File: flow/design.v
module MUX2(
	input [15:0] Ain,  
	input [15:0] Bin,
	input Select,  
	output [15:0] Output  
	);
	assign Output = (Select == 1'b0)? Ain : Bin;
endmodule
module MUX3(
	input [15:0] Ain,  
	input [15:0] Bin,
	input [15:0] Cin,
	input [1:0] Select,  
	output reg [15:0] Output
	);
	always @(*)
	begin
		case (Select)
		2'b00: Output = Ain;
		2'b01: Output = Bin;
		2'b10: Output = Cin;
		2'b11: Output = 16'd0;  
		endcase
	end
endmodule
module MUX4(
	input [15:0] Ain,  
	input [15:0] Bin,
	input [15:0] Cin,
	input [15:0] Din,
	input [1:0] Select,  
	output reg [15:0] Output
	);
	always @(*)
	begin
		case (Select)
		2'b00: Output = Ain;
		2'b01: Output = Bin;
		2'b10: Output = Cin;
		2'b11: Output = Din;
		endcase
	end
endmodule
module ALU(
	input [15:0] Ain,  
	input [15:0] Bin,  
	input [3:0] MODE,  
	output reg [15:0] ALUout,  
	output FLAGzero  
	);
	always @(*)  
	begin
		case (MODE)  
			4'b0000: ALUout = 16'd0;		 
			4'b0001: ALUout = Ain + Bin;	 
			4'b0010: ALUout = Ain - Bin;	 
			4'b0011: ALUout = Ain & Bin;	 
			4'b0100: ALUout = Ain | Bin;	 
			4'b0101: ALUout = Ain ^ Bin;	 
			4'b0110: ALUout = ~Ain;			 
			4'b0111: ALUout = Ain * Bin;	 
			4'b1000: ALUout = (Bin == 16'd0) ? 16'hFFFF : Ain / Bin;	 
			4'b1001: ALUout = (Bin == 16'd0) ? Ain : Ain % Bin;	 
			4'b1010: ALUout = Ain<<Bin;	 
			4'b1011: ALUout = Ain>>Bin;	 
			4'b1100: ALUout = Ain;			 
			4'b1101: ALUout = Bin;			 
			4'b1110: begin if (Ain != Bin) ALUout = 16'd1;	 
							else ALUout = 16'd0;
							end
			4'b1111: begin if (Ain < Bin) ALUout = 16'd1;		 
							else ALUout = 16'd0;
							end
		endcase
	end
	assign FLAGzero = (ALUout == 16'd0) ? 1'b1: 1'b0;	 
endmodule
module CTRLUNIT(
	input [15:0] Instruction,  
	input ZFlag,  
	output reg JFlag,  
	output reg RamWriteEN,  
	output reg [9:0] RamAddr,
	output reg [3:0] ALUCtrl,  
	output reg RegWriteEN,
	output reg [4:0] RegWriteAddr,
	output reg [4:0] RegAddrA,  
	output reg [4:0] RegAddrB,
	output reg [9:0] Immediate,  
	output reg [1:0] MuxA,  
	output reg [1:0] MuxB,
	output reg [1:0] MuxC
	);
	wire [5:0] Opcode;
	wire [9:0] Address;
	wire [4:0] AddressA, AddressB;
	assign Opcode = Instruction[15:10];  
	assign Address = Instruction[9:0];  
	assign AddressA = Address[9:5];  
	assign AddressB = Address[4:0];  
	always @(*)
	begin
		case (Opcode)
		6'b000000: begin  
					RamWriteEN 		= 1'b0;
					RegWriteEN 		= 1'b0;
					MuxA 				= 1'b00;
					MuxB 				= 2'b00;
					MuxC				= 2'b00;
					RamAddr 			= 10'b0000000000;
					RegWriteAddr 	= 5'b00000;
					RegAddrA 		= 5'b00000;
					RegAddrB 		= 5'b00000;
					JFlag				= 1'b0;
					ALUCtrl			= 4'b0000;
					Immediate		= 10'b0000000000;
					end
		6'b000001: begin  
					RamWriteEN 		= 1'b0;
					RegWriteEN 		= 1'b1;
					MuxA 				= 1'b00;
					MuxB 				= 2'b01;
					MuxC				= 2'b01;
					RamAddr 			= Address;
					RegWriteAddr 	= 5'b00001;
					RegAddrA 		= 5'b00000;
					RegAddrB 		= 5'b00000;
					JFlag				= 1'b0;
					ALUCtrl			= 4'b1101;
					Immediate		= 10'b0000000000;
					end
		6'b000010: begin  
					RamWriteEN 		= 1'b1;
					RegWriteEN 		= 1'b0;
					MuxA 				= 1'b00;
					MuxB 				= 2'b00;
					MuxC				= 2'b01;
					RamAddr 			= Address;
					RegWriteAddr 	= 5'b00000;
					RegAddrA 		= 5'b00000;
					RegAddrB 		= 5'b00001;
					JFlag				= 1'b0;
					ALUCtrl			= 4'b0000;
					Immediate		= 10'b0000000000;
					end
		6'b000011: begin  
					RamWriteEN 		= 1'b0;
					RegWriteEN 		= 1'b1;
					MuxA 				= 1'b00;
					MuxB 				= 2'b00;
					MuxC				= 2'b00;
					RamAddr 			= 10'b0000000000;
					RegWriteAddr 	= AddressB;
					RegAddrA 		= AddressA;
					RegAddrB 		= 5'b00000;
					JFlag				= 1'b0;
					ALUCtrl			= 4'b1100;
					Immediate		= 10'b0000000000;
					end
		6'b000100: begin  
					RamWriteEN 		= 1'b0;
					RegWriteEN 		= 1'b0;
					MuxA 				= 1'b00;
					MuxB 				= 2'b10;  
					MuxC				= 2'b00;
					RamAddr 			= 10'b0000000000;
					RegWriteAddr 	= 5'b00000;
					RegAddrA 		= 5'b00001;  
					RegAddrB 		= 5'b00000;
					JFlag				= ~ZFlag;  
					ALUCtrl			= 4'b1100;  
					Immediate		= Address;  
					end
		6'b000101: begin  
					RamWriteEN 		= 1'b0;
					RegWriteEN 		= 1'b0;
					MuxA 				= 1'b00;
					MuxB 				= 2'b10;
					MuxC				= 2'b00;
					RamAddr 			= 10'b0000000000;
					RegWriteAddr 	= 5'b00000;
					RegAddrA 		= 5'b00001;
					RegAddrB 		= 5'b00000;
					JFlag				= ZFlag;
					ALUCtrl			= 4'b1100;
					Immediate		= Address;
					end
		6'b000110: begin  
					RamWriteEN 		= 1'b0;
					RegWriteEN 		= 1'b0;
					MuxA 				= 1'b00;
					MuxB 				= 2'b10;
					MuxC				= 2'b00;
					RamAddr 			= 10'b0000000000;
					RegWriteAddr 	= 5'b00000;
					RegAddrA 		= 5'b00000;
					RegAddrB 		= 5'b00000;
					JFlag				= 1'b1;
					ALUCtrl			= 4'b0000;
					Immediate		= Address;
					end
		6'b000111: begin  
					RamWriteEN 		= 1'b0;
					RegWriteEN 		= 1'b1;	 
					MuxA 				= 1'b01;	 
					MuxB 				= 2'b10;  
					MuxC				= 2'b00;
					RamAddr 			= 10'b0000000000;
					RegWriteAddr 	= AddressA;
					RegAddrA 		= 5'b00000;
					RegAddrB 		= 5'b00000;
					JFlag				= 1'b0;  
					ALUCtrl			= 4'b1100;	 
					Immediate		= 10'b0000000000;
					end
		6'b001000: begin  
					RamWriteEN 		= 1'b0;
					RegWriteEN 		= 1'b0;
					MuxA 				= 1'b00;
					MuxB 				= 2'b00;  
					MuxC				= 2'b00;
					RamAddr 			= 10'b0000000000;
					RegWriteAddr 	= 5'b00000;
					RegAddrA 		= 5'b00000;
					RegAddrB 		= AddressA;  
					JFlag				= 1'b1;  
					ALUCtrl			= 4'b0000;
					Immediate		= 10'b0000000000;
					end
		6'b001001: begin  
					RamWriteEN 		= 1'b0;
					RegWriteEN 		= 1'b1;  
					MuxA 				= 1'b00;
					MuxB 				= 2'b00;
					MuxC				= 2'b00;
					RamAddr 			= 10'b0000000000;
					RegWriteAddr 	= 5'b00001;  
					RegAddrA 		= AddressA;  
					RegAddrB 		= AddressB;  
					JFlag				= 1'b0;
					ALUCtrl			= 4'b1111;  
					Immediate		= 10'b0000000000;
					end
		6'b001010: begin  
					RamWriteEN 		= 1'b0;
					RegWriteEN 		= 1'b1;  
					MuxA 				= 1'b00;
					MuxB 				= 2'b10;  
					MuxC				= 2'b00;
					RamAddr 			= 10'b0000000000;
					RegWriteAddr 	= 5'b00001;  
					RegAddrA 		= AddressA;  
					RegAddrB 		= 5'b00000;
					JFlag				= 1'b0;
					ALUCtrl			= 4'b1111;  
					Immediate		= {5'b00000, AddressB};
					end
		6'b001011: begin  
					RamWriteEN 		= 1'b0;
					RegWriteEN 		= 1'b1;  
					MuxA 				= 1'b00;
					MuxB 				= 2'b00;
					MuxC				= 2'b00;
					RamAddr 			= 10'b0000000000;
					RegWriteAddr 	= 5'b00001;  
					RegAddrA 		= AddressA;  
					RegAddrB 		= AddressB;  
					JFlag				= 1'b0;
					ALUCtrl			= 4'b1110;  
					Immediate		= 10'b0000000000;
					end
		6'b001100: begin  
					RamWriteEN 		= 1'b0;
					RegWriteEN 		= 1'b1;  
					MuxA 				= 1'b00;
					MuxB 				= 2'b10;  
					MuxC				= 2'b00;
					RamAddr 			= 10'b0000000000;
					RegWriteAddr 	= 5'b00001;  
					RegAddrA 		= AddressA;  
					RegAddrB 		= 5'b00000;
					JFlag				= 1'b0;
					ALUCtrl			= 4'b1110;  
					Immediate		= {5'b00000, AddressB};
					end
		6'b001101: begin  
					RamWriteEN 		= 1'b0;
					RegWriteEN 		= 1'b1;  
					MuxA 				= 1'b00;
					MuxB 				= 2'b10;  
					MuxC				= 2'b00;
					RamAddr 			= 10'b0000000000;
					RegWriteAddr 	= 5'b00001;  
					RegAddrA 		= 5'b00000;
					RegAddrB 		= 5'b00000;
					JFlag				= 1'b0;
					ALUCtrl			= 4'b1101;
					Immediate		= Address;  
					end
		6'b001110: begin  
					RamWriteEN 		= 1'b0;
					RegWriteEN 		= 1'b1;
					MuxA 				= 1'b00;
					MuxB 				= 2'b00;
					MuxC				= 2'b00;
					RamAddr 			= 10'b0000000000;
					RegWriteAddr 	= 5'b00001;
					RegAddrA 		= AddressA;
					RegAddrB 		= AddressB;
					JFlag				= 1'b0;
					ALUCtrl			= 4'b1010;  
					Immediate		= 10'b0000000000;
					end
		6'b001111: begin  
					RamWriteEN 		= 1'b0;
					RegWriteEN 		= 1'b1;
					MuxA 				= 1'b00;
					MuxB 				= 2'b00;
					MuxC				= 2'b00;
					RamAddr 			= 10'b0000000000;
					RegWriteAddr 	= 5'b00001;
					RegAddrA 		= AddressA;
					RegAddrB 		= AddressB;
					JFlag				= 1'b0;
					ALUCtrl			= 4'b1011;  
					Immediate		= 10'b0000000000;
					end
		6'b010000: begin  
					RamWriteEN 		= 1'b0;
					RegWriteEN 		= 1'b1;
					MuxA 				= 1'b00;
					MuxB 				= 2'b00;
					MuxC				= 2'b00;
					RamAddr 			= 10'b0000000000;
					RegWriteAddr 	= 5'b00001;
					RegAddrA 		= AddressA;
					RegAddrB 		= AddressB;
					JFlag				= 1'b0;
					ALUCtrl			= 4'b0001;
					Immediate		= 10'b0000000000;
					end
		6'b010001: begin  
					RamWriteEN 		= 1'b0;
					RegWriteEN 		= 1'b1;
					MuxA 				= 1'b00;
					MuxB 				= 2'b00;
					MuxC				= 2'b00;
					RamAddr 			= 10'b0000000000;
					RegWriteAddr 	= 5'b00001;
					RegAddrA 		= AddressA;
					RegAddrB 		= AddressB;
					JFlag				= 1'b0;
					ALUCtrl			= 4'b0010;
					Immediate		= 10'b0000000000;
					end
		6'b010010: begin  
					RamWriteEN 		= 1'b0;
					RegWriteEN 		= 1'b1;
					MuxA 				= 1'b00;
					MuxB 				= 2'b00;
					MuxC				= 2'b00;
					RamAddr 			= 10'b0000000000;
					RegWriteAddr 	= 5'b00001;
					RegAddrA 		= AddressA;
					RegAddrB 		= AddressB;
					JFlag				= 1'b0;
					ALUCtrl			= 4'b0111;
					Immediate		= 10'b0000000000;
					end
		6'b010011: begin  
					RamWriteEN 		= 1'b0;
					RegWriteEN 		= 1'b1;
					MuxA 				= 1'b00;
					MuxB 				= 2'b00;
					MuxC				= 2'b00;
					RamAddr 			= 10'b0000000000;
					RegWriteAddr 	= 5'b00001;
					RegAddrA 		= AddressA;
					RegAddrB 		= AddressB;
					JFlag				= 1'b0;
					ALUCtrl			= 4'b1000;
					Immediate		= 10'b0000000000;
					end
		6'b010100: begin  
					RamWriteEN 		= 1'b0;
					RegWriteEN 		= 1'b1;
					MuxA 				= 1'b00;
					MuxB 				= 2'b00;
					MuxC				= 2'b00;
					RamAddr 			= 10'b0000000000;
					RegWriteAddr 	= 5'b00001;
					RegAddrA 		= AddressA;
					RegAddrB 		= AddressB;
					JFlag				= 1'b0;
					ALUCtrl			= 4'b1001;
					Immediate		= 10'b0000000000;
					end
		6'b010101: begin  
					RamWriteEN 		= 1'b0;
					RegWriteEN 		= 1'b1;
					MuxA 				= 1'b00;
					MuxB 				= 2'b10;
					MuxC				= 2'b00;
					RamAddr 			= 10'b0000000000;
					RegWriteAddr 	= 5'b00001;
					RegAddrA 		= AddressA;
					RegAddrB 		= 5'b00000;
					JFlag				= 1'b0;
					ALUCtrl			= 4'b0001;
					Immediate		= {5'b00000, AddressB};
					end
		6'b010110: begin  
					RamWriteEN 		= 1'b0;
					RegWriteEN 		= 1'b1;
					MuxA 				= 1'b00;
					MuxB 				= 2'b10;
					MuxC				= 2'b00;
					RamAddr 			= 10'b0000000000;
					RegWriteAddr 	= 5'b00001;
					RegAddrA 		= AddressA;
					RegAddrB 		= 5'b00000;
					JFlag				= 1'b0;
					ALUCtrl			= 4'b0010;
					Immediate		= {5'b00000, AddressB};
					end
		6'b010111: begin  
					RamWriteEN 		= 1'b0;
					RegWriteEN 		= 1'b1;
					MuxA 				= 1'b00;
					MuxB 				= 2'b10;
					MuxC				= 2'b00;
					RamAddr 			= 10'b0000000000;
					RegWriteAddr 	= 5'b00001;
					RegAddrA 		= AddressA;
					RegAddrB 		= 5'b00000;
					JFlag				= 1'b0;
					ALUCtrl			= 4'b0111;
					Immediate		= {5'b00000, AddressB};
					end
		6'b011000: begin  
					RamWriteEN 		= 1'b0;
					RegWriteEN 		= 1'b1;
					MuxA 				= 1'b00;
					MuxB 				= 2'b10;
					MuxC				= 2'b00;
					RamAddr 			= 10'b0000000000;
					RegWriteAddr 	= 5'b00001;
					RegAddrA 		= AddressA;
					RegAddrB 		= 5'b00000;
					JFlag				= 1'b0;
					ALUCtrl			= 4'b1000;
					Immediate		= {5'b00000, AddressB};
					end
		6'b011001: begin  
					RamWriteEN 		= 1'b0;
					RegWriteEN 		= 1'b1;
					MuxA 				= 1'b00;
					MuxB 				= 2'b10;
					MuxC				= 2'b00;
					RamAddr 			= 10'b0000000000;
					RegWriteAddr 	= 5'b00001;
					RegAddrA 		= AddressA;
					RegAddrB 		= 5'b00000;
					JFlag				= 1'b0;
					ALUCtrl			= 4'b1001;
					Immediate		= {5'b00000, AddressB};
					end
		6'b011010: begin  
					RamWriteEN 		= 1'b0;
					RegWriteEN 		= 1'b1;
					MuxA 				= 1'b00;
					MuxB 				= 2'b00;
					MuxC				= 2'b00;
					RamAddr 			= 10'b0000000000;
					RegWriteAddr 	= AddressB;
					RegAddrA 		= AddressA;
					RegAddrB 		= 5'b00000;
					JFlag				= 1'b0;
					ALUCtrl			= 4'b0110;
					Immediate		= 10'b0000000000;
					end
		6'b011011: begin  
					RamWriteEN 		= 1'b0;
					RegWriteEN 		= 1'b1;
					MuxA 				= 1'b00;
					MuxB 				= 2'b00;
					MuxC				= 2'b00;
					RamAddr 			= 10'b0000000000;
					RegWriteAddr 	= 5'b00001;
					RegAddrA 		= AddressA;
					RegAddrB 		= AddressB;
					JFlag				= 1'b0;
					ALUCtrl			= 4'b0101;
					Immediate		= 10'b0000000000;
					end
		6'b011100: begin  
					RamWriteEN 		= 1'b0;
					RegWriteEN 		= 1'b1;
					MuxA 				= 1'b00;
					MuxB 				= 2'b00;
					MuxC				= 2'b00;
					RamAddr 			= 10'b0000000000;
					RegWriteAddr 	= 5'b00001;
					RegAddrA 		= AddressA;
					RegAddrB 		= AddressB;
					JFlag				= 1'b0;
					ALUCtrl			= 4'b0100;
					Immediate		= 10'b0000000000;
					end
		6'b011101: begin  
					RamWriteEN 		= 1'b0;
					RegWriteEN 		= 1'b1;
					MuxA 				= 1'b00;
					MuxB 				= 2'b00;
					MuxC				= 2'b00;
					RamAddr 			= 10'b0000000000;
					RegWriteAddr 	= 5'b00001;
					RegAddrA 		= AddressA;
					RegAddrB 		= AddressB;
					JFlag				= 1'b0;
					ALUCtrl			= 4'b0011;
					Immediate		= 10'b0000000000;
					end
		6'b011110: begin  
					RamWriteEN 		= 1'b0;
					RegWriteEN 		= 1'b1;
					MuxA 				= 1'b00;
					MuxB 				= 2'b01;  
					MuxC				= 2'b10;  
					RamAddr 			= 10'b0000000000;
					RegWriteAddr 	= AddressB;
					RegAddrA 		= AddressA;  
					RegAddrB 		= 5'b00000;
					JFlag				= 1'b0;
					ALUCtrl			= 4'b1101;  
					Immediate		= 10'b0000000000;
					end
		6'b011111: begin  
					RamWriteEN 		= 1'b1;  
					RegWriteEN 		= 1'b0;
					MuxA 				= 1'b00;  
					MuxB 				= 2'b00;
					MuxC				= 2'b10;  
					RamAddr 			= 10'b0000000000;
					RegWriteAddr 	= 5'b00000;
					RegAddrA 		= AddressB;  
					RegAddrB 		= AddressA;  
					JFlag				= 1'b0;
					ALUCtrl			= 4'b0000;
					Immediate		= 10'b0000000000;
					end
		6'b100000: begin  
					RamWriteEN 		= 1'b0;  
					RegWriteEN 		= 1'b1;
					MuxA 				= 2'b10;  
					MuxB 				= 2'b00;
					MuxC				= 2'b10;  
					RamAddr 			= 10'b0000000000;
					RegWriteAddr 	= AddressA;
					RegAddrA 		= 5'b00000;  
					RegAddrB 		= 5'b00000;  
					JFlag				= 1'b0;
					ALUCtrl			= 4'b1100;
					Immediate		= 10'b0000000000;
					end
		6'b100001: begin  
					RamWriteEN 		= 1'b0;
					RegWriteEN 		= 1'b1;
					MuxA 				= 1'b00;
					MuxB 				= 2'b10;
					MuxC				= 2'b00;
					RamAddr 			= 10'b0000000000;
					RegWriteAddr 	= 5'b00001;
					RegAddrA 		= AddressA;
					RegAddrB 		= 5'b00000;
					JFlag				= 1'b0;
					ALUCtrl			= 4'b1010;  
					Immediate		= AddressB;
				end
		6'b100010: begin  
					RamWriteEN 		= 1'b0;
					RegWriteEN 		= 1'b1;
					MuxA 				= 1'b00;
					MuxB 				= 2'b10;
					MuxC				= 2'b00;
					RamAddr 			= 10'b0000000000;
					RegWriteAddr 	= 5'b00001;
					RegAddrA 		= AddressA;
					RegAddrB 		= 5'b00000;
					JFlag				= 1'b0;
					ALUCtrl			= 4'b1011;  
					Immediate		= AddressB;
				end
		default: begin  
					RamWriteEN 		= 1'b0;
					RegWriteEN 		= 1'b0;
					MuxA 				= 1'b00;
					MuxB 				= 2'b00;
					MuxC				= 2'b00;
					RamAddr 			= 10'b0000000000;
					RegWriteAddr 	= 5'b00000;
					RegAddrA 		= 5'b00000;
					RegAddrB 		= 5'b00000;
					JFlag				= 1'b0;
					ALUCtrl			= 4'b0000;
					Immediate		= 10'b0000000000;
					end
		endcase
	end
endmodule
module REGFILE(
	input clk,  
	input En,  
	input Reset,  
	input Write,  
	input [4:0] Waddr,  
	input [15:0] Wdata,  
	input [4:0] Aaddr,  
	output [15:0] Adata,  
	input [4:0] Baddr,
	output [15:0] Bdata
	);
	integer i;
	reg [15:0] register[31:0];
	always @(posedge clk)
	begin
		if (Reset == 1'b1) begin
			for(i = 0; i < 32; i = i + 1) begin  
				register[i] <= 16'd0;
			end
		end
		else if (En == 1'b1 && Write == 1'b1) begin
			register[Waddr] <= Wdata;  
		end
	end
	assign Adata = (Aaddr == 0)? 16'd0 : register[Aaddr];
	assign Bdata = (Baddr == 0)? 16'd0 : register[Baddr];
endmodule
module PCOUNTER(
	input clk,  
	input En,  
	input [9:0] Jaddr,  
	input Jflag,  
	output reg [9:0] Caddr,  
	input Clear  
	);
	always @(posedge clk)
	begin
		if (Clear == 1'b1) begin  
			Caddr <= 10'd0;
		end
		else if (En == 1'b1) begin
			if(Jflag == 1'b1) begin  
				Caddr <= Jaddr;
			end
			else begin
				Caddr <= Caddr + 1'b1;  
			end
		end
	end
endmodule
module microcounter(
	input clk,  
	input Clear,  
	output reg [1:0] count  
	);
	always @(posedge clk)
	begin
		if (Clear == 1'b1) begin
			count <= 2'b00;
		end
		else if (count == 2'b11) begin
			count <= 2'b00;
		end
		else begin
			count <= count + 1'b1;
		end
	end
endmodule
module mips16_core(
	input clk,
	input rst,  
	output [9:0] imem_addr,
	input [15:0] imem_rdata,
	output [9:0] dmem_addr,
	output dmem_we,
	output [15:0] dmem_wdata,
	input [15:0] dmem_rdata,
	input [15:0] in_data,
	output rf_we,
	output [4:0] rf_waddr,
	output [15:0] rf_wdata
	);
	wire ramWriteEN, regWriteEN, ZFlag, JFlag;
	wire [1:0] selA, selB, selC;
	wire [15:0] muxAout, muxBout, muxCout;
	wire [9:0] Caddr, ramAddress;
	wire [15:0] Instruction;
	wire [15:0] regAdata, regBdata;
	wire [3:0] ALUop;
	wire [15:0] ALUout;
	wire [9:0] Immediate;
	wire [15:0] ramBdata;
	wire [4:0] regAread, regBread, regwrite;
	wire [1:0] microcount;
	microcounter micro(.clk(clk), .Clear(rst), .count(microcount));
	wire ramclk = (microcount == 2'b00);  
	wire regclk = (microcount == 2'b01);  
	wire instrclk = (microcount == 2'b10);  
	PCOUNTER programcounter(
		.clk(clk),
		.En(instrclk),
		.Jaddr(muxBout[9:0]),  
		.Jflag(JFlag),
		.Caddr(Caddr),
		.Clear(rst)
		);
	assign imem_addr = Caddr;
	assign Instruction = imem_rdata;
	CTRLUNIT controlunit(
		.Instruction(Instruction),  
		.ZFlag(ZFlag),  
		.JFlag(JFlag),
		.RamWriteEN(ramWriteEN),
		.RamAddr(ramAddress),
		.ALUCtrl(ALUop),
		.RegWriteEN(regWriteEN),
		.RegWriteAddr(regwrite),
		.RegAddrA(regAread),
		.RegAddrB(regBread),
		.Immediate(Immediate),
		.MuxA(selA),
		.MuxB(selB),
		.MuxC(selC)
		);
	MUX3 muxA(
		.Ain(regAdata),
		.Bin({6'd0, Caddr}),
		.Cin(in_data),
		.Select(selA),
		.Output(muxAout)
		);
	MUX3 muxB(
		.Ain(regBdata),
		.Bin(ramBdata),
		.Cin({6'd0, Immediate}),
		.Select(selB),
		.Output(muxBout)
		);
	MUX3 muxC(
		.Ain({6'd0, Caddr}),
		.Bin({6'd0, ramAddress}),
		.Cin(muxAout),
		.Select(selC),
		.Output(muxCout)
		);
	ALU arithmaticlogic(
		.Ain(muxAout),  
		.Bin(muxBout),  
		.MODE(ALUop),  
		.ALUout(ALUout),
		.FLAGzero(ZFlag)
		);
	REGFILE registers(
		.clk(clk),
		.En(regclk),
		.Reset(rst),
		.Write(regWriteEN),
		.Waddr(regwrite),
		.Wdata(ALUout),
		.Aaddr(regAread),
		.Adata(regAdata),  
		.Baddr(regBread),
		.Bdata(regBdata)  
		);
	assign dmem_addr = muxCout[9:0];
	assign dmem_we = ramclk & ramWriteEN;
	assign dmem_wdata = regBdata;
	assign ramBdata = dmem_rdata;
	reg rf_we_q;
	reg [4:0] rf_waddr_q;
	reg [15:0] rf_wdata_q;
	always @(posedge clk)
	begin
		if (rst == 1'b1) begin
			rf_we_q <= 1'b0;
		end
		else begin
			rf_we_q <= regclk & regWriteEN;
		end
		if (regclk == 1'b1) begin
			rf_waddr_q <= regwrite;
			rf_wdata_q <= ALUout;
		end
	end
	assign rf_we = rf_we_q;
	assign rf_waddr = rf_waddr_q;
	assign rf_wdata = rf_wdata_q;
endmodule
File: flow/run.sh
#!/bin/bash
# the make line also repeats each setting of config.mk as NAME=value (left out here)
make -C /OpenROAD-flow-scripts/flow DESIGN_CONFIG=/design/flow/config.mk WORK_HOME=/design/flow/orfs CLKGATE_MAP_FILE= finish
File: flow/config.mk
export PLATFORM = sky130hd
export DESIGN_NAME = mips16_core
export DESIGN_NICKNAME = mips16_core
export VERILOG_FILES = /design/flow/design.v
export SDC_FILE = /design/flow/constraint.sdc
export NUM_CORES = 4
export LEC_CHECK = 0
export ABC_AREA = 1
export CAP_MARGIN = 20
export CELL_PAD_IN_SITES_GLOBAL_PLACEMENT = 0
export CORE_ASPECT_RATIO = 0.54
export CORE_MARGIN = 2
export CORE_UTILIZATION = 40
export CTS_CLUSTER_SIZE = 62
export GPL_ROUTABILITY_DRIVEN = 1
export GPL_TIMING_DRIVEN = 0
export MIN_ROUTING_LAYER = met1
export SLEW_MARGIN = 20
export TNS_END_PERCENT = 75
File: flow/constraint.sdc
create_clock -name core_clock -period 72.2 [get_ports {clk}]
set_input_delay 14.4400 -clock core_clock [delete_from_list [all_inputs] [get_ports {clk}]]
set_output_delay 14.4400 -clock core_clock [all_outputs]
set_load 0.01 [all_outputs]
==> commit_impl_results.txt, run 1 <==
Refresh implementation metrics

- DR vias: 53391
- Data on the critical path is required at its endpoint by 72800 ps.
- CP max stage delay: 930 ps
* Cts-stage hold buffer count: 0
* Family of cells with the greatest summed delay on the critical path: simple AND/OR/NAND/NOR gates
- In this run, post-CTS repair resized a total of 0 instances.
- The HPWL after detailed placement is 230900 microns.
- The most frequently used library cell after synthesis is sky130_fd_sc_hd__nand2_1.
- The number of global-route vias before repair is 45447.
* Post-route DRC violation count: 0
* CTS H-Tree Depth: 2
- Worst Skew: 92.18 ps
- Routed Antenna Nets: 0
* Count of standard-cell rows: 91
- The area recorded from the Yosys report for this design is 46470 sq um.
- Crit Path Max Fanout: 10
* Buffer count from post-CTS setup fixing: 0
- Static timing analysis puts the maximum clock frequency at 16.86 MHz.
- Highest metal used: met5
* # port buffers: 106
- Counting stages on the worst path, the most repeated cell is sky130_fd_sc_hd__nand2_1.
- The worst register-to-register path has a depth of 238.
- On the reported timing paths, the clock transition at the registers reads 70 ps.
- For this run, the detailed router's first-pass iteration total came to 10.
* Hold Violations, Final: 0
* Pin count of the biggest net entering global routing: 30
* Flop-to-flop setup slack: 30250 ps
- 109 I/O pins were placed.
- Min-delay worst type: reg2reg
- Number of warnings in the stage logs: 66
- Per the finish-stage timing summary, setup violations number 0.
- Headroom to the max-slew limit came out at 0.06878.
- Met1 Routed Length: 124100 microns
* Routed Wire Length: 297200 microns
- The total overflow left after global routing is 0.
* Clock tree sinks: 546
* Fill cell total of the finished layout: 11842
- Initial antenna violation count: 28
- Crit path buffers/inverters: 37
* Net count, final: 6983
- The OpenROAD report gives the critical path a data arrival time of 59920 ps.
- Chip area: 119000 sq um
- WL met2: 93720 microns
* Total negative slack: 0 ps
* Hold path endpoint: micro.count[0]
- Yosys warns: 7
- Post-synth net total: 6803
- According to the timing report, the critical path is launched from imem_rdata[12].
* Dominant kind of combinational cell: simple AND/OR/NAND/NOR gates
* Share of synthesized cell area in full adder, half adder and majority cells: 0.1009
- Unrepaired setup endpoints after global routing: no
* Area of the placeable core: 114700 sq um
- Worst hold stages: 1
* Wire length of the first global-routing pass: 388200 microns
* Number of buffers between clock root and the deepest sink: 3
- Per the synthesis report, the XOR/XNOR share of the synthesized area is 0.02299.
- Overall die width: 467.8 microns
- The main area contributors are sky130_fd_sc_hd__edfxtp_1 (34%), sky130_fd_sc_hd__nand2_1 (15%), sky130_fd_sc_hd__nand3_1 (10%), sky130_fd_sc_hd__ha_1 (6.5%), sky130_fd_sc_hd__nor2_1 (6.0%).
* Area fraction in mux cells: 0
- According to the timing report, the critical path is captured at programcounter.Caddr[7].
* Reg2reg end: programcounter.Caddr[7]
* Wire length per cell: 36.23 microns
- Result of the run: no timing/DRC/antenna violations
- In this run the vertical extent of the chip is 254.5 microns.
- Synthesized area: 46470 sq um
- For the pin with the worst max-slew slack, the measured transition is 1397 ps.
* Crit Path Category: in2reg
- Per the log, the first TritonRoute iteration ended with a DRC count of 12000.
- The synthesis report names the predominant flop master as sky130_fd_sc_hd__edfxtp_1.
* Max-cap violations: 0
- Launch point of the worst reg-to-reg path: registers.register[0][9]
- The routed design uses 68230 microns of met3 wire.
- After synthesis, the design contains 6428 cells according to Yosys.
- Cell types with the highest counts after synthesis: sky130_fd_sc_hd__nand2_1 (1838), sky130_fd_sc_hd__nand3_1 (946), sky130_fd_sc_hd__nor2_1 (746), sky130_fd_sc_hd__inv_1 (600), sky130_fd_sc_hd__edfxtp_1 (533)
- The share of the Yosys chip area taken by registers is 0.3500.
* Type of destination of the critical path: register
- Clock Root Buffer: sky130_fd_sc_hd__clkbuf_16
* Synth unique cells: 70
- Number of enable-type register cells in the synthesized netlist: 533
- In the final report, the number of pins over their slew limit comes to 0.
* Area share of the largest cell type after synthesis: 0.3444
- For this run, the total global-route usage over all layers was measured as 0.4815.
* CP max stage cell: sky130_fd_sc_hd__nand4_1
- Counting I/O delays and the setup requirement, the final critical path takes 59320 ps.
- In the finished design, the share of the clock period the worst path needs comes to 0.8216.
* Share of flip-flops with an asynchronous set or reset: 0
* Simple-gate share of the synthesized area: 0.3433
- After detailed routing, the number of vias per cell comes to 6.509.
- The timing report lists the critical path depth as 244 cells.
* Gate count after technology mapping: 6428
- A synthesized cell averages 7.229 sq um.
* Clock tree from TritonCTS: yes
* Area leader, netlist: sky130_fd_sc_hd__edfxtp_1
* Worst setup slack after placement: 14630 ps
- And-or/or-and share of the synthesized area: 0.09146
- Clock latency on the worst-skew pair, taken at its later pin, is 740 ps.
- Effective utilization at floorplan: 0.4053
* Synth-to-layout area growth: 11.47%
- Hold Startpoint: micro.count[0]
* Kind of start point of the critical path: input port
- Counting flops and latches in the post-synthesis netlist gives 546.
* Number of buffers created by CTS: 55
* RD Place Congestion: 1.165
- Least setup slack across all paths after layout: 12880 ps
-- stage by stage --
stage / utilization / hold WS [ps] / instance area (sq um) / instances
6_report: 0.4518 / 499.3 / 51800 / 8203
5_1_grt: 0.4515 / 537.2 / 51760 / 8189
4_1_cts: 0.4506 / 501.7 / 51670 / 8184
3_5_place_dp: 0.4341 / 489.2 / 49780 / 8080
3_3_place_gp: 0.4313 / 476.0 / 49450 / 8068
2_1_floorplan: - / 456.7 / 46470 / 6428
-- area by class of cell --
type / count / area [sq um] / share of cell area
tap: 1534 / 1919 / 0.03705
clock inverter: 46 / 503.0 / 0.009710
timing repair buffer: 123 / 1343 / 0.02592
inverter: 654 / 2459 / 0.04746
antenna: 14 / 35.03 / 0.0006763
multi-input combinational: 4858 / 26070 / 0.5033
buffer: 370 / 1817 / 0.03507
clock buffer: 58 / 1388 / 0.02679
sequential: 546 / 16270 / 0.3140
-- routing by layer --
| metal | track usage | vias up |
|---|---|---|
| met5 | 0.01794 | - |
| met4 | 0.1324 | 20 |
| met3 | 0.3745 | 695 |
| met2 | 0.5209 | 5442 |
| met1 | 0.6867 | 25589 |
| li1 | - | 21645 |
==> inputs of run 2 (changes only) <==
- CAP_MARGIN: 20 -> 10
- CELL_PAD_IN_SITES_GLOBAL_PLACEMENT: 0 -> 1
- CORE_ASPECT_RATIO: 0.54 -> not set
- CORE_MARGIN: 2 -> 5
- CORE_UTILIZATION: 40 -> 52
- CTS_CLUSTER_SIZE: 62 -> 51
- GPL_ROUTABILITY_DRIVEN: 1 -> not set
- HOLD_SLACK_MARGIN: not set -> 0.13
- MAX_ROUTING_LAYER: not set -> met4
- PLACE_DENSITY_LB_ADDON: not set -> 0.21
- SETUP_SLACK_MARGIN: not set -> 5.0
- SLEW_MARGIN: 20 -> 35
- TNS_END_PERCENT: 75 -> 10
- clock period: 72.2 -> 24.4 ns (I/O delays scaled with it)
==> commit_impl_results.txt, run 2 <==
Refresh implementation metrics

- Result of the run: failed layout checks (was no timing/DRC/antenna violations)
* Checks that blocked a clean result: setup timing
- Unrepaired setup endpoints after global routing: yes (was no).
* Count of standard-cell rows: 109 (was 91)
- The number of flops mapped to enable cells by yosys was 533 (unchanged).
- Number of buffers created by CTS: 66 (was 55)
- The setup slack on the worst flop-to-flop path came to -8310 ps (was 30250 ps).
- Pin count of the biggest net entering global routing: 30 (unchanged)
* Hold path endpoint: micro.count[0] (unchanged)
- The class of the tightest hold or removal check is reg2reg (unchanged).
- Wire length per cell: 32.45 microns (was 36.23 microns)
- The worst hold path depth was 1 (unchanged).
- Max-cap violations: 0 (unchanged)
* Number of ports placed on the die boundary: 109 (unchanged)
- Count of final max-slew check failures: 0 (unchanged)
- Number of cells in the yosys synthesis report: 6428 (unchanged)
* Share of flip-flops with an asynchronous set or reset: 0 (unchanged)
* Synth-to-layout area growth: 28.53% (was 11.47%)
* Final core utilization: 0.6748 (was 0.4518)
* Synth unique cells: 70 (unchanged)
- The area fraction in compound gates was 0.09146 (unchanged).
- The count of buffer and inverter cells on the critical path came to 52 (was 37).
- Top cells by area, synth: sky130_fd_sc_hd__edfxtp_1 (34%), sky130_fd_sc_hd__nand2_1 (15%), sky130_fd_sc_hd__nand3_1 (10%), sky130_fd_sc_hd__ha_1 (6.5%), sky130_fd_sc_hd__nor2_1 (6.0%) (unchanged).
- The part of the Yosys area used for sequential elements was 0.3500 (unchanged).
* Worst Skew: 56.45 ps (was 92.18 ps)
- Kind of start point of the critical path: input port (unchanged)
* Number of warnings in the stage logs: 69 (was 66)
- The DRC violation count after routing is 0 (unchanged).
- Number of buffers between clock root and the deepest sink: 3 (unchanged)
* Yosys warns: 7 (unchanged)
- Worst rel slew slack: 0.2262 (was 0.06878)
- Crit Path Max Fanout: 10 (unchanged)
- Cell count after placement: 7703 (was 8080)
- The xor/xnor cell area share of the yosys netlist is 0.02299 (unchanged).
* Remaining Overflow, GRT: 0 (unchanged)
- Reg2reg end: programcounter.Caddr[8] (was programcounter.Caddr[7])
- Maximum achievable frequency: 26.15 MHz
* Least setup slack across all paths after layout: -13840 ps (was 12880 ps)
- Period utilisation layout: 1.567 (was 0.8216)
- Setup crit end: programcounter.Caddr[8] (was programcounter.Caddr[7])
* Area of the placeable core: 88510 sq um (was 114700 sq um)
- Clock Root Buffer: sky130_fd_sc_hd__clkbuf_16 (unchanged)
- The total routing resource utilization after global routing is 0.5448 (was 0.4815).
* Effective utilization at floorplan: 0.5250 (was 0.4053)
* Worst Max-Slew Pin Slew: 1161 ps (was 1397 ps)
- Routed Wire Length: 270500 microns (was 297200 microns)
- The violation tally from detailed-route iteration zero was 12977 (was 12000).
* Family of cells with the greatest summed delay on the critical path: simple AND/OR/NAND/NOR gates (unchanged)
- The post-route antenna net violation count was 0 (unchanged).
- The number of nets in the layout came to 7458 (was 6983).
- The type of the worst setup path is in2reg (unchanged).
* CP max stage cell: sky130_fd_sc_hd__clkbuf_1 (was sky130_fd_sc_hd__nand4_1)
- The source of the worst hold timing path is micro.count[0] (unchanged).
- DR vias: 57023 (was 53391)
* Post-synth net total: 6803 (unchanged)
- The launching element of the worst setup path is imem_rdata[14] (was imem_rdata[12]).
- The die boundary height is 308.9 microns (was 254.5 microns).
- The number of antenna violations at the first check in global routing is 24 (was 28).
- The number of buffer cells added on primary ports is 106 (unchanged).
* DP Wirelength: 185900 microns (was 230900 microns)
* CP max stage delay: 710 ps (was 930 ps)
- The width of the die is 308.9 microns (was 467.8 microns).
* Type of destination of the critical path: register (unchanged)
- Synthesized area: 46470 sq um (unchanged)
- The TritonCTS clock tree was yes (unchanged).
- Most used flip-flop cell: sky130_fd_sc_hd__edfxtp_1 (unchanged)
- Launch point of the worst reg-to-reg path: registers.register[31][6] (was registers.register[0][9])
* Clock tree sinks: 546 (unchanged)
- The library cell appearing most often on the critical path is sky130_fd_sc_hd__nand2_2 (was sky130_fd_sc_hd__nand2_1).
* Dominant kind of combinational cell: simple AND/OR/NAND/NOR gates (unchanged)
* Cell with the most instances after synthesis: sky130_fd_sc_hd__nand2_1 (unchanged)
- Clock-pin slew reported for the worst setup and hold paths after clock tree synthesis: 60 ps (was 70 ps)
* Insertion delay at the late pin of the worst-skew pair: 680 ps (was 740 ps)
- The cell count along the critical path came to 245 (was 244).
- The detailed-router iteration count before antenna repair is 14 (was 10).
* Share of synthesized cell area in full adder, half adder and majority cells: 0.1009 (unchanged)
- Simple-gate share of the synthesized area: 0.3433 (unchanged)
* Flops & latches, synth: 546 (unchanged)
- The number of H-tree levels came to 3 (was 2).
- The mux share of post-synthesis cell area came to 0 (unchanged).
- The portion of synthesized cell area occupied by the leading cell type was 0.3444 (unchanged).
- The routability congestion estimate is 1.160 (was 1.165).
- The depth of the worst register-to-register path was 237 (was 238).
* Number of standard cells in the layout, taps in and fillers out: 8334 (was 8203)
- CP arrival: 38840 ps (was 59920 ps)
- The average size of a mapped cell is 7.229 sq um (unchanged).
- Required time reported for the critical path endpoint: 25010 ps (was 72800 ps)
- Worst setup slack after placement: -18240 ps (was 14630 ps)
* Final setup vio count: 538 (was 0)
* Wire length of the first global-routing pass: 360000 microns (was 388200 microns)
- Via count of the first global-routing pass: 50471 (was 45447)
* Cell types with the highest counts after synthesis: sky130_fd_sc_hd__nand2_1 (1838), sky130_fd_sc_hd__nand3_1 (946), sky130_fd_sc_hd__nor2_1 (746), sky130_fd_sc_hd__inv_1 (600), sky130_fd_sc_hd__edfxtp_1 (533) (unchanged)
- The post-synth area from yosys stat came to 46470 sq um (unchanged).
* Vias per cell: 6.842 (was 6.509)
* Area leader, netlist: sky130_fd_sc_hd__edfxtp_1 (unchanged)
* Chip area: 95440 sq um (was 119000 sq um)
- Min Tclk post-route: 38240 ps
- Gate count after technology mapping: 6428 (unchanged)
- The total count of hold-check failures in the final report is 0 (unchanged).
run 2: metal layers:
| layer | share of wire | routed length, microns | track usage |
|---|---|---|---|
| met2 | 0.36 | 98040 | 0.6732 |
| met1 | 0.34 | 92590 | 0.6806 |
| met4 | 0.092 | 24920 | 0.3347 |
| met5 | 0 | 0 | - |
| met3 | 0.20 | 54900 | 0.3017 |
run 2: area by class of cell:
class / count / area (sq um)
Multi-Input combinational cell: 4859 / 28910
Fill cell: 7365 / 28780
Sequential cell: 546 / 16270
Timing Repair Buffer: 586 / 5104
Buffer: 370 / 3181
Inverter: 654 / 2616
Clock buffer: 79 / 1743
Tap cell: 1165 / 1458
Clock inverter: 33 / 349.1
Antenna cell: 42 / 105.1
run 2: through the flow:
step,hold WS [ps],cell area [sq um],setup TNS (ps)
final,528.7,59730,-6736220
after global routing,544.8,59690,-7109600
after detailed placement,517.1,49790,-9038570
after global placement,482.1,49600,-8879210
after floorplan,456.7,47090,-4563350
after CTS,524.6,57720,-5397820
run 2: what timing repair did:
item / in CTS / in global routing
cloned: 8 / 0
pin swaps: 237 / 241
hold buffers: 0 / 0
gates resized: 673 / 325
buffers inserted: 388 / 81
setup endpoints to repair: 538 / 538
==> inputs of run 3 (changes only) <==
- ABC_AREA: 1 -> not set
- CAP_MARGIN: 10 -> 20
- CELL_PAD_IN_SITES_GLOBAL_PLACEMENT: 1 -> not set
- CORE_MARGIN: 5 -> 2
- CORE_UTILIZATION: 52 -> 58
- CTS_CLUSTER_SIZE: 51 -> not set
- GPL_TIMING_DRIVEN: 0 -> not set
- HOLD_SLACK_MARGIN: 0.13 -> not set
- MAX_ROUTING_LAYER: met4 -> not set
- MIN_ROUTING_LAYER: met1 -> not set
- PLACE_DENSITY_LB_ADDON: 0.21 -> not set
- SETUP_SLACK_MARGIN: 5.0 -> not set
- SLEW_MARGIN: 35 -> 20
- TNS_END_PERCENT: 10 -> 5
- clock period: 24.4 -> 40.9 ns (I/O delays scaled with it)
==> commit_impl_results.txt, run 3 <==
Refresh implementation metrics

* # port buffers: 108 (was 106)
* Share of flip-flops with an asynchronous set or reset: 0 (unchanged)
- The I/O pin total was 109 (unchanged).
* Worst slack on hold paths: 501.4 ps (was 528.7 ps)
* Final core utilization: 0.7639 (was 0.6748)
- Worst hold stages: 1 (unchanged)
- The routed wire length per instance is 33.75 microns (was 32.45 microns).
* Setup crit end: programcounter.Caddr[3] (was programcounter.Caddr[8])
* Number of cells in the yosys synthesis report: 5544 (was 6428)
* Simple-gate share of the synthesized area: 0.2179 (was 0.3433)
- Post-synth net total: 5919 (was 6803)
* CP arrival: 43160 ps (was 38840 ps)
* Number of buffers created by CTS: 52 (was 66)
* Clock tree from TritonCTS: yes (unchanged)
* Via count of the first global-routing pass: 51752 (was 50471)
* Max-cap violations: 0 (unchanged)
- The violation tally from detailed-route iteration zero is 11169 (was 12977).
- The headroom to the max-slew limit came to 0.1079 (was 0.2262).
- Count of standard-cell rows: 104 (was 109)
- Least setup slack across all paths after layout: -1711 ps (was -13840 ps)
* Chip Area, Yosys: 47250 sq um (was 46470 sq um)
* Post-route cell area: 61530 sq um (was 59730 sq um)
- CTS H-Tree Depth: 2 (was 3)
- For this run, the top clock speed supported by timing is 23.47 MHz.
- The total count of hold-check failures in the final report was 0 (unchanged).
* Yosys warns: 7 (unchanged)
* Total global-route track usage: 0.5894 (was 0.5448)
- The number of nets in the layout is 6880 (was 7458).
- The post-route antenna net violation count came to 0 (unchanged).
* Area fraction in mux cells: 0.05572 (was 0)
- The total overflow reported by the global router came to 0 (unchanged).
* Wire length of the first global-routing pass: 354300 microns (was 360000 microns)
* Routed Wire Length: 257500 microns (was 270500 microns)
- Syn_area_per_cell: 8.522 sq um (was 7.229 sq um)
* Synthesized area: 47250 sq um (was 46470 sq um)
* Cell types with the highest counts after synthesis: sky130_fd_sc_hd__nor2_1 (838), sky130_fd_sc_hd__nand2_1 (701), sky130_fd_sc_hd__edfxtp_1 (533), sky130_fd_sc_hd__a21oi_1 (287), sky130_fd_sc_hd__clkbuf_1 (246) (was sky130_fd_sc_hd__nand2_1 (1838), sky130_fd_sc_hd__nand3_1 (946), sky130_fd_sc_hd__nor2_1 (746), sky130_fd_sc_hd__inv_1 (600), sky130_fd_sc_hd__edfxtp_1 (533))
* Flop-to-flop setup slack: 7030 ps (was -8310 ps)
- The total of endpoints with negative setup slack in the final report came to 538 (unchanged).
- The nature of the critical path endpoint is a register (unchanged).
- And-or/or-and share of the synthesized area: 0.2021 (was 0.09146)
- After layout, the minimum clock period comes to 42610 ps.
- Clock tree sinks: 546 (unchanged)
- Post-route DRC violation count: 0 (unchanged)
* Chip area: 83760 sq um (was 95440 sq um)
- Clock-pin slew reported for the worst setup and hold paths after clock tree synthesis: 70 ps (was 60 ps)
- CP max stage delay: 770 ps (was 710 ps)
- Kind of start point of the critical path: input port (unchanged)
- Synth unique cells: 109 (was 70)
- The type of the worst setup path is in2reg (unchanged).
* Number of buffers between clock root and the deepest sink: 3 (unchanged)
- Unrepaired setup endpoints after global routing: yes (unchanged)
- Dominant kind of combinational cell: simple AND/OR/NAND/NOR gates (unchanged)
- The capture instance of the worst register-to-register path was programcounter.Caddr[3] (was programcounter.Caddr[8]).
* Share of synthesized cell area in full adder, half adder and majority cells: 0.09926 (was 0.1009)
- Result of the run: failed layout checks (unchanged).
- The floorplan-stage core utilization was 0.5866 (was 0.5250).
- Total negative slack: -443230 ps (was -6736220 ps)
- Height of the die: 289.4 microns (was 308.9 microns)
* Vias per cell: 7.377 (was 6.842)
* Overall die width: 289.4 microns (was 308.9 microns)
- The launching element of the worst setup path was imem_rdata[6] (was imem_rdata[14]).
- The post-synthesis cell type with the largest instance count is sky130_fd_sc_hd__nor2_1 (was sky130_fd_sc_hd__nand2_1).
* RD Place Congestion: 1.204 (was 1.160)
- The detailed-router iteration count before antenna repair is 15 (was 14).
- The clock tree skew after final layout is 52.20 ps (was 56.45 ps).
- DR vias: 56279 (was 57023)
- Fraction of the yosys area taken by sequential cells: 0.3443 (was 0.3500)
- Synth-to-layout area growth: 30.24% (was 28.53%)
* Top cells by area, synth: sky130_fd_sc_hd__edfxtp_1 (34%), sky130_fd_sc_hd__nor2_1 (6.7%), sky130_fd_sc_hd__ha_1 (6.4%), sky130_fd_sc_hd__nand2_1 (5.6%), sky130_fd_sc_hd__mux2i_1 (4.8%) (was sky130_fd_sc_hd__edfxtp_1 (34%), sky130_fd_sc_hd__nand2_1 (15%), sky130_fd_sc_hd__nand3_1 (10%), sky130_fd_sc_hd__ha_1 (6.5%), sky130_fd_sc_hd__nor2_1 (6.0%))
- Worst setup slack after placement: -3126 ps (was -18240 ps)
- Family of cells with the greatest summed delay on the critical path: AND-OR/OR-AND gates (was simple AND/OR/NAND/NOR gates)
* Count of final max-slew check failures: 0 (unchanged)
- CP max stage cell: sky130_fd_sc_hd__o31a_1 (was sky130_fd_sc_hd__clkbuf_1)
- Clock Root Buffer: sky130_fd_sc_hd__clkbuf_16 (unchanged)
- The library cell appearing most often on the critical path was sky130_fd_sc_hd__o21a_1 (was sky130_fd_sc_hd__nand2_2).
- Area of the placeable core: 80550 sq um (was 88510 sq um)
- The flip-flop and latch count after synthesis is 546 (unchanged).
- The biggest area consumer among synthesized cells is sky130_fd_sc_hd__edfxtp_1 (unchanged).
* Initial antenna violation count: 20 (was 24)
- Hold path endpoint: micro.count[0] (unchanged)
- Gate count after technology mapping: 5544 (was 6428)
- The cell area after placement came to 56770 sq um (was 49790 sq um).
- The maximum number of pins on one net before global-route repair is 56 (was 30).
* Required time reported for the critical path endpoint: 41450 ps (was 25010 ps)
- The cell count along the critical path is 189 (was 245).
- Area share of the largest cell type after synthesis: 0.3388 (was 0.3444)
- The number of flops mapped to enable cells by yosys is 533 (unchanged).
- XOR/XNOR share of the synthesized area: 0.02097 (was 0.02299)
- Most used flip-flop cell: sky130_fd_sc_hd__edfxtp_1 (unchanged)
- The startpoint of the worst-slack reg-to-reg timing path is registers.register[25][7] (was registers.register[31][6]).
* Period utilisation layout: 1.042 (was 1.567)
* Crit path buffers/inverters: 21 (was 52)
- Worst Max-Slew Pin Slew: 1335 ps (was 1161 ps)
* Number of warnings in the stage logs: 72 (was 69)
* Number of cells on the worst reg-to-reg path: 183 (was 237)
- Checks that blocked a clean result: setup timing (unchanged)
* Crit Path Max Fanout: 36 (was 10)
* DP Wirelength: 181700 microns (was 185900 microns)
* Min-delay worst type: reg2reg (unchanged)
* Hold Startpoint: micro.count[0] (unchanged)
- Insertion delay at the late pin of the worst-skew pair: 660 ps (was 680 ps)
run 3: final cells by class:
cell class	instances	area [sq um]
diodes	24	60.06
clock buffers	60	1353
clock inverters	34	406.6
fillers	5538	19010
inverters	250	947.2
multi-input cells	4337	30250
flip-flops and latches	546	16270
well taps	1060	1326
repair buffers	1318	10930
run 3: timing repair:
item	CTS	global route
cloned	4	5
buffers inserted	90	71
pin swaps	84	172
hold buffers	0	0
resized	128	237
endpoints found under the hold margin	0	0
setup endpoints to repair	538	538
run 3: metrics by stage:
stage	instances
5_1_grt	7607
4_1_cts	7533
3_5_place_dp	7345
2_1_floorplan	5544
3_3_place_gp	7345
6_report	7629
run 3: metal layers:
| layer | track usage | share of wire | up-vias |
|---|---|---|---|
| met2 | 0.8130 | 0.38 | 6076 |
| met3 | 0.2996 | 0.18 | 2150 |
| li1 | - | - | 22217 |
| met1 | 0.6698 | 0.31 | 25819 |
| met5 | 0 | 0.0019 | - |
| met4 | 0.5117 | 0.12 | 17 |
==> inputs of run 4 (changes only) <==
- CORE_UTILIZATION: 58 -> 72
- CTS_CLUSTER_DIAMETER: not set -> 68
- CTS_CLUSTER_SIZE: not set -> 41
- MAX_ROUTING_LAYER: not set -> met4
- PLACE_DENSITY: not set -> 0.66
- SETUP_SLACK_MARGIN: not set -> 1.63
- TNS_END_PERCENT: 5 -> not set
- clock period: 40.9 -> 23.9 ns (I/O delays scaled with it)
==> commit_impl_results.txt, run 4 <==
Refresh implementation metrics

* Result of the run: did not finish (was failed layout checks)
* Worst setup slack after placement: -16120 ps (was -3126 ps)
- Share of flip-flops with an asynchronous set or reset: 0 (unchanged)
- Number of buffers created by CTS: 29 (was 52)
- The post-synthesis cell type with the largest instance count is sky130_fd_sc_hd__nor2_1 (unchanged).
- Cell count after placement: 7297 (was 7345)
- RD Place Congestion: 1.335 (was 1.204)
- Error that stopped the run: [ERROR GRT-0116] Global routing finished with congestion. Check the congestion regions in the DRC Viewer.
* Syn_area_per_cell: 8.522 sq um (unchanged)
* Clock tree sinks: 546 (unchanged)
- Chip Area, Yosys: 47250 sq um (unchanged)
- The width of the die was 260.2 microns (was 289.4 microns).
* Most used flip-flop cell: sky130_fd_sc_hd__edfxtp_1 (unchanged)
- The tally of unique sky130hd cells used after synthesis was 109 (unchanged).
- The number of cells in the yosys synthesis report is 5544 (unchanged).
- The largest family of logic cells by area is simple AND/OR/NAND/NOR gates (unchanged).
- Area fraction in mux cells: 0.05572 (unchanged)
- Total global-route track usage: 1.001
* Post-synth net total: 5919 (unchanged)
- The flip-flop and latch count after synthesis was 546 (unchanged).
- Top cells by area, synth: sky130_fd_sc_hd__edfxtp_1 (34%), sky130_fd_sc_hd__nor2_1 (6.7%), sky130_fd_sc_hd__ha_1 (6.4%), sky130_fd_sc_hd__nand2_1 (5.6%), sky130_fd_sc_hd__mux2i_1 (4.8%) (unchanged).
- Fraction of the yosys area taken by sequential cells: 0.3443 (unchanged)
- And-or/or-and share of the synthesized area: 0.2021 (unchanged)
* Clock Root Buffer: sky130_fd_sc_hd__clkbuf_16 (unchanged)
* Yosys warns: 7 (unchanged)
- The portion of synthesized cell area occupied by the leading cell type is 0.3388 (unchanged).
- Summed over all layers, the global routing overflow is 3153.
- The die boundary height was 260.2 microns (was 289.4 microns).
* DP Wirelength: 178200 microns (was 181700 microns)
- Area of the placeable core: 64700 sq um (was 80550 sq um)
- Simple-gate share of the synthesized area: 0.2179 (unchanged)
- The number of H-tree levels came to 1 (was 2).
- XOR/XNOR share of the synthesized area: 0.02097 (unchanged)
- The largest buffer count on any clock path came to 3 (unchanged).
- Gate count after technology mapping: 5544 (unchanged)
* Area leader, netlist: sky130_fd_sc_hd__edfxtp_1 (unchanged)
- The number of hold buffers added after cts is 0 (unchanged).
* Effective utilization at floorplan: 0.7303 (was 0.5866)
* # port buffers: 108 (unchanged)
* Cell types with the highest counts after synthesis: sky130_fd_sc_hd__nor2_1 (838), sky130_fd_sc_hd__nand2_1 (701), sky130_fd_sc_hd__edfxtp_1 (533), sky130_fd_sc_hd__a21oi_1 (287), sky130_fd_sc_hd__clkbuf_1 (246) (unchanged)
* Share of synthesized cell area in full adder, half adder and majority cells: 0.09926 (unchanged)
* Number of enable-type register cells in the synthesized netlist: 533 (unchanged)
- Placed Instance Area: 57590 sq um (was 56770 sq um)
* Synthesized area: 47250 sq um (unchanged)
- The area enclosed by the die boundary is 67690 sq um (was 83760 sq um).
- Number of ports placed on the die boundary: 109 (unchanged)
- Count of standard-cell rows: 93 (was 104)
- Stage where the flow stopped: 5_1_grt
[run 4: metrics by stage]
stage	utilization	hold slack, ps
4_1_cts	0.9590	515.9
3_5_place_dp	0.8902	502.8
2_1_floorplan	-	456.7
3_3_place_gp	0.8901	474.4
[run 4: repair_timing]
action | 4_1_cts
gates cloned | 15
pin swaps | 214
setup buffers | 200
resized | 370
endpoints found under the setup margin | 538
[run 4: routing by layer]
metal  GRT usage  overflow
met5           -         -
met4       1.027       720
met3      0.9263       417
met2       1.100      1616
met1      0.9533       400
==> inputs of run 5 (changes only) <==
- CORE_UTILIZATION: 72 -> 40
- CTS_CLUSTER_DIAMETER: 68 -> not set
- CTS_CLUSTER_SIZE: 41 -> not set
- MAX_ROUTING_LAYER: met4 -> not set
- PLACE_DENSITY: 0.66 -> not set
- SETUP_SLACK_MARGIN: 1.63 -> not set
- clock period: 23.9 -> 44.0 ns (I/O delays scaled with it)
==> commit_impl_results.txt, run 5 <==
Refresh implementation metrics

- Wire length per cell: 33.09 microns
- The placement row count came to 126 (was 93).
* Via count of the first global-routing pass: 48362
- Routed Wire Length: 264600 microns
- Hold Violations, Final: 0
- After the first detailed-routing iteration, the DRC count stood at 8943.
* Cts-stage hold buffer count: 0 (unchanged)
- Crit Path Max Fanout: 16
* XOR/XNOR share of the synthesized area: 0.02097 (unchanged)
- Across all checked pins, the minimum headroom to the slew limit is 0.1330.
- The number of H-tree levels is 2 (was 1).
- Syn_area_per_cell: 8.522 sq um (unchanged)
- Family of cells with the greatest summed delay on the critical path: AND-OR/OR-AND gates
* Number of ports placed on the die boundary: 109 (unchanged)
- Hold analysis lists the worst path endpoint as micro.count[0].
* Simple-gate share of the synthesized area: 0.2179 (unchanged)
- The width of the die was 347.7 microns (was 260.2 microns).
* Result of the run: no timing/DRC/antenna violations (was did not finish)
* Number of cells on the worst reg-to-reg path: 178
- Measured on the finished design, the core utilization comes to 0.5164.
- Maximum achievable frequency: 23.37 MHz
- The number of buffer cells added on primary ports was 108 (unchanged).
* Max-cap violations: 0
- Worst Skew: 45.21 ps
- CP arrival: 43360 ps
- Reg2reg end: programcounter.Caddr[3]
- STA classifies the critical path startpoint as an input port.
* Share of synthesized cell area in full adder, half adder and majority cells: 0.09926 (unchanged)
* Height of the die: 347.7 microns (was 260.2 microns)
- Across all layers, the routed design uses 52077 vias.
- The first global-routing pass estimated 365900 microns of wire.
- The area enclosed by the die boundary is 120900 sq um (was 67690 sq um).
- Number of buffers created by CTS: 58 (was 29)
- CP max stage delay: 600 ps
- Across all register-to-register paths, the minimum setup slack is 10550 ps.
- Cell types with the highest counts after synthesis: sky130_fd_sc_hd__nor2_1 (838), sky130_fd_sc_hd__nand2_1 (701), sky130_fd_sc_hd__edfxtp_1 (533), sky130_fd_sc_hd__a21oi_1 (287), sky130_fd_sc_hd__clkbuf_1 (246) (unchanged)
- Type of destination of the critical path: register
- Required time reported for the critical path endpoint: 44570 ps
- The timing report shows the most common cell along the critical path to be sky130_fd_sc_hd__o21a_1.
- Insertion delay at the late pin of the worst-skew pair: 680 ps
* Number of cells in the yosys synthesis report: 5544 (unchanged)
- Clock tree sinks: 546 (unchanged)
- Warnings raised by the tools during the run amount to 66.
- Flops & latches, synth: 546 (unchanged)
- The largest family of logic cells by area is simple AND/OR/NAND/NOR gates (unchanged).
- Routed Antenna Nets: 0
- Worst Max-Slew Pin Slew: 1301 ps
* First-pass iteration count of the detailed router: 7
- The number of flops mapped to enable cells by yosys was 533 (unchanged).
- Min Tclk post-route: 42790 ps
- For reference, the critical path is captured by programcounter.Caddr[3].
- RD Place Congestion: 1.086 (was 1.335)
- Stages on worst setup path: 187
- The global routing stage identified its most utilized layer as met1.
- Area fraction in mux cells: 0.05572 (unchanged)
- Synth unique cells: 109 (unchanged)
* Net count, final: 6788
- Pin count of the biggest net entering global routing: 55
- Hold analysis shows the worst path with a depth of 1.
* Yosys warns: 7 (unchanged)
- Post-route DRC violation count: 0
- Vias per cell: 6.512
* Remaining Overflow, GRT: 0
* Fill cell total of the finished layout: 11109
* Period utilisation layout: 0.9726
- Final setup vio count: 0
- Top cells by area, synth: sky130_fd_sc_hd__edfxtp_1 (34%), sky130_fd_sc_hd__nor2_1 (6.7%), sky130_fd_sc_hd__ha_1 (6.4%), sky130_fd_sc_hd__nand2_1 (5.6%), sky130_fd_sc_hd__mux2i_1 (4.8%) (unchanged).
- The final max-slew violation count recorded for this run is 0.
* Synthesized area: 47250 sq um (unchanged)
* Crit Path Category: in2reg
* Effective utilization at floorplan: 0.4017 (was 0.7303)
- Worst slack on hold paths: 502.0 ps
* Initial antenna violation count: 24
* Clock Root Buffer: sky130_fd_sc_hd__clkbuf_16 (unchanged)
- Tracing the worst setup path back leads to its startpoint at imem_rdata[14].
- Launch point of the worst reg-to-reg path: registers.register[25][12]
- Met2 Usage GRT: 0.5690
* Min-delay worst type: reg2reg
- Met3 usage in global routing: 0.1833
* DP Wirelength: 197300 microns (was 178200 microns)
* Total negative slack: 0 ps
- Area of the placeable core: 117600 sq um (was 64700 sq um)
* Hold Startpoint: micro.count[0]
- The largest buffer count on any clock path is 3 (unchanged).
- The proportion of synthesized flip-flops having asynchronous set or reset was 0 (unchanged).
- Crit path buffers/inverters: 28
- On the critical path, the stage with the largest delay is an instance of sky130_fd_sc_hd__or4b_2.
- Clock tree from TritonCTS: yes
* Gate count after technology mapping: 5544 (unchanged)
- Total global-route track usage: 0.4217
- Area share of the largest cell type after synthesis: 0.3388 (unchanged)
* Synth-to-layout area growth: 28.53%
* Most used flip-flop cell: sky130_fd_sc_hd__edfxtp_1 (unchanged)
- The post-synth area from yosys stat was 47250 sq um (unchanged).
- For met1 alone, demand over resource in global routing was 0.5747.
* Area leader, netlist: sky130_fd_sc_hd__edfxtp_1 (unchanged)
- And-or/or-and share of the synthesized area: 0.2021 (unchanged)
- Clock-pin slew reported for the worst setup and hold paths after clock tree synthesis: 70 ps
- The net count after synthesis is 5919 (unchanged).
- The part of the Yosys area used for sequential elements was 0.3443 (unchanged).
- The post-synthesis cell type with the largest instance count is sky130_fd_sc_hd__nor2_1 (unchanged).
## run 5: repair_timing
action                                  CTS  global route
resized                                  39           217
gates cloned                              0             4
endpoints found under the setup margin  236           538
pin swaps                                 8           110
buffers inserted                          4            53
## run 5: area by class of cell
cell class | count | area [sq um] | area share
flip-flops and latches | 546 | 16270 | 0.2678
clock inverters | 38 | 564.3 | 0.009292
repair buffers | 1220 | 9941 | 0.1637
multi-input cells | 4337 | 29580 | 0.4871
inverters | 250 | 938.4 | 0.01545
clock buffers | 68 | 1510 | 0.02487
well taps | 1536 | 1922 | 0.03165
diodes | 2 | 5.005 | 0.00008241
## run 5: metrics by stage
stage	cell area, sq um	worst slack, ps	instances
global placement	56950	-751.0	7827
finish	60730	1207	7997
global route	60720	-261.4	7995
CTS	59270	11.37	7938
floorplan	47400	18.84	5544
detailed placement	56970	-1686	7828
## run 5: layer usage
metal | wire, microns | vias to the layer above | share of wire
met5 | 138 | - | 0.00052
met4 | 14990 | 20 | 0.057
met3 | 43340 | 755 | 0.16
met2 | 101700 | 4060 | 0.38
met1 | 104400 | 25232 | 0.39
li1 | - | 22010 | -
